// udp_ipv4_tx
module udp_ipv4_tx (
    input  wire             ap_clk,
    input  wire             ap_rst_n,
    input  wire  [31:0]     my_ip_addr,
    input  wire   [7:0]     ip_protocol,
    input  wire             s_axis_tx_meta_tvalid,
    output wire             s_axis_tx_meta_tready,
    input  wire [255:0]     s_axis_tx_meta_tdata,
    input  wire             s_axis_tx_data_tvalid,
    output wire             s_axis_tx_data_tready,
    input  wire  [63:0]     s_axis_tx_data_tdata,
    input  wire   [7:0]     s_axis_tx_data_tkeep,
    input  wire             s_axis_tx_data_tlast,
    output wire             m_axis_tx_data_tvalid,
    input  wire             m_axis_tx_data_tready,
    output wire   [63:0]    m_axis_tx_data_tdata,
    output wire    [7:0]    m_axis_tx_data_tkeep,
    output wire             m_axis_tx_data_tlast,
    output wire   [31:0]    datagrams_transmitted
);
Size: about 3100 cells after synthesis, roughly 480 I/O pins, ~0.025 sq mm of cells after synthesis.
export LEC_CHECK = 0
export ABC_AREA = 1
export CAP_MARGIN = 20
export CORE_MARGIN = 2
export CORE_UTILIZATION = 61
export CTS_CLUSTER_SIZE = 96
export PLACE_DENSITY = 0.38
export SLEW_MARGIN = 20
export TNS_END_PERCENT = 10
create_clock -name core_clock -period 3.07 [get_ports {ap_clk}]
run.sh (not shown) runs the stock make flow with config.mk's settings and CLKGATE_MAP_FILE=.
Then changed:
--- a/flow/config.mk
+++ b/flow/config.mk
@@ -7,9 +7,6 @@
 export LEC_CHECK = 0
-export ABC_AREA = 1
 export CAP_MARGIN = 20
 export CORE_MARGIN = 2
-export CORE_UTILIZATION = 61
-export CTS_CLUSTER_SIZE = 96
-export PLACE_DENSITY = 0.38
+export CORE_UTILIZATION = 40
+export PLACE_DENSITY = 0.6
 export SLEW_MARGIN = 20
-export TNS_END_PERCENT = 10
==> flow/constraint.sdc (replaced) <==
create_clock -name core_clock -period 4.33 [get_ports {ap_clk}]
set_input_delay 0.8660 -clock core_clock [delete_from_list [all_inputs] [get_ports {ap_clk}]]
set_output_delay 0.8660 -clock core_clock [all_outputs]
set_load 0.01 [all_outputs]
=> Clock-buffer cell count went up by 13; via count went down by a little under a tenth; power went down by a quarter to a third.
Then changed:
--- a/flow/config.mk
+++ b/flow/config.mk
@@ -8,4 +8,6 @@
 export CAP_MARGIN = 20
+export CELL_PAD_IN_SITES_DETAIL_PLACEMENT = 2
 export CORE_MARGIN = 2
 export CORE_UTILIZATION = 40
+export CTS_CLUSTER_DIAMETER = 350
 export PLACE_DENSITY = 0.6
==> flow/constraint.sdc (replaced) <==
create_clock -name core_clock -period 5.0 [get_ports {ap_clk}]
set_input_delay 1.0000 -clock core_clock [delete_from_list [all_inputs] [get_ports {ap_clk}]]
set_output_delay 1.0000 -clock core_clock [all_outputs]
set_load 0.01 [all_outputs]
Outcome: Now the flow produced a layout that fails on setup timing. Setup slack is worse by 0.33 ns. Final cell count stays flat. Register-to-register slack gets worse by 0.33 ns. Fmax goes down by 20%. Non-clock buffer count goes down by 10.
Then changed:
--- a/flow/config.mk
+++ b/flow/config.mk
@@ -10,5 +10,6 @@
 export CORE_MARGIN = 2
-export CORE_UTILIZATION = 40
+export CORE_UTILIZATION = 47
 export CTS_CLUSTER_DIAMETER = 350
-export PLACE_DENSITY = 0.6
+export GPL_TIMING_DRIVEN = 0
+export PLACE_DENSITY_LB_ADDON = 0.25
 export SLEW_MARGIN = 20
The new run stopped in detailed placement (3_5_place_dp) (DPL-0033). Area after synthesis is unchanged. Synthesized cell count is unchanged. Die size fell by 15%.

udp_ipv4_tx again, from the RTL that the note above started with.
clock: 1.12 ns
lec_check: 0
cap_margin: 20
core_margin: 2
core_utilization: 72
cts_cluster_diameter: 210
cts_cluster_size: 15
place_density: 0.37
setup_slack_margin: 0.1
slew_margin: 20
The baseline ended with an error in 4_1_cts.
Then changed:
- CORE_UTILIZATION: 72 -> 27
- CTS_CLUSTER_DIAMETER: 210 -> unset
- CTS_CLUSTER_SIZE: 15 -> unset
- PLACE_DENSITY: 0.37 -> 0.6
- SETUP_SLACK_MARGIN: 0.1 -> unset
- clock period: 1.12 -> 4.33 ns (I/O delays scaled with it)
Result: This time the run ran to the end with no violations. Synthesized cell count is unchanged. Die size went up to 2.6 times its value. Synthesized area does not change.
Then changed:
- CORE_UTILIZATION: 27 -> 72
- PLACE_DENSITY: 0.6 -> unset
- SETUP_SLACK_MARGIN: unset -> -0.1
- clock period: 4.33 -> 1.17 ns (I/O delays scaled with it)
Result:
- The new run stopped in 4_1_cts with DPL-0038
- synthesized area is unchanged
- synthesized cell count stays the same
- die size fell by well over a third
Then changed:
- CORE_UTILIZATION: 72 -> 44
- PLACE_DENSITY: unset -> 0.6
- SETUP_SLACK_MARGIN: -0.1 -> unset
- clock period: 1.17 -> 3.07 ns (I/O delays scaled with it)
=> The changed run finished with negative setup slack left; area after synthesis is unchanged; die area rose by 62%; synthesized cell count stays the same.

P:
Starting RTL as in the previous note.
export LEC_CHECK = 0
export ABC_AREA = 1
export CAP_MARGIN = 40
export CORE_MARGIN = 2
export CORE_UTILIZATION = 69
export CTS_CLUSTER_DIAMETER = 316
export CTS_CLUSTER_SIZE = 17
export HOLD_SLACK_MARGIN = 0.29
export SETUP_SLACK_MARGIN = -0.14
export SLEW_MARGIN = 20
create_clock -name core_clock -period 2.53 [get_ports {ap_clk}]
Final checks on P, whose flow otherwise completed, came back failing, citing negative setup slack.
> inputs changed (P -> Q)
- HOLD_SLACK_MARGIN no longer set, was 0.29
- CTS_CLUSTER_DIAMETER no longer set, was 316
- CTS_CLUSTER_SIZE no longer set, was 17
- CAP_MARGIN now 20, was 40
- CORE_UTILIZATION now 29, was 69
- ABC_AREA no longer set, was 1
- PLACE_DENSITY now 0.6, previously not set
- SETUP_SLACK_MARGIN no longer set, was -0.14
- the clock period (ns, I/O delays scaled along) now 6.19, was 2.53
Findings:
- Although P finished all stages, its layout failed final checks on negative setup slack.
- Q: done, clean on timing, DRC and antenna
- Taking P as the reference, in Q final design area excluding fillers increased about 1.3%; routed wire length went down 0.36%.
- Between Q and P, number of standard cells in the layout, taps in and fillers out is higher for Q, P comes in under that.
- Register area: Q vs P, no meaningful difference
- Looking at power, Q sits 58% below P.
- In terms of worst clock skew, Q and P differ only marginally.
- The maximum clock frequency of Q is lower than that of P.
- When the final numbers for Q and P were put side by side, the count of buffers added by post-CTS timing repair for setup turned out to be smaller in Q.
--- input diff Q..R ---
- putting SETUP_SLACK_MARGIN at 0.7 where nothing was set
- putting CTS_CLUSTER_SIZE at 17 where nothing was set
- swapping 29 for 68 in CORE_UTILIZATION
- clearing PLACE_DENSITY, which used to be 0.6
- swapping 6.19 for 2.42 in the clock period (ns, I/O delays scaled along)
==> comparison <==
Run status, R: aborted in 5_1_grt, error ODB-0269. Comparing Q and R, the lower number of placed cells counting well taps is on R. Final weighted congestion of routability-driven global placement | R above Q. Relative to Q, the worst slack after detailed placement of R is lower by 2.53 ns. In the reports for Q and R, the larger number of H-tree levels belongs to Q. From Q to R, total of flip-flops plus latches after synthesis did not move at all. Sort Q and R by half-perimeter wire length of the detailed placement result, ascending, and R comes first. Total CTS buffers is lower on R. R vs. Q: chip width went down by 34%.
#### Input delta (S over R)
- CTS_CLUSTER_SIZE: 17 -> 52
- CORE_UTILIZATION: 68 -> 65
- SETUP_SLACK_MARGIN: 0.7 -> unset
- the clock period (ns, I/O delays scaled along): 2.42 -> 3.25
Notes after the runs:
- S: flow complete, layout not clean; failing: negative setup slack
- Core region area in S is about 5% above R.
- For the placement row count, S came in 2 higher than R did.
- Reported for S and R, largest buffer count on any clock path turned out identical to the last digit.
- Compared to R, S was floorplanned on a bigger die.
- Summary — chip width, S relative to R: higher, by 4.4 um.
- Instance area after placement, S vs R: down by a few percent
Power figures rest on the tool's default switching activity, not on a simulated workload.
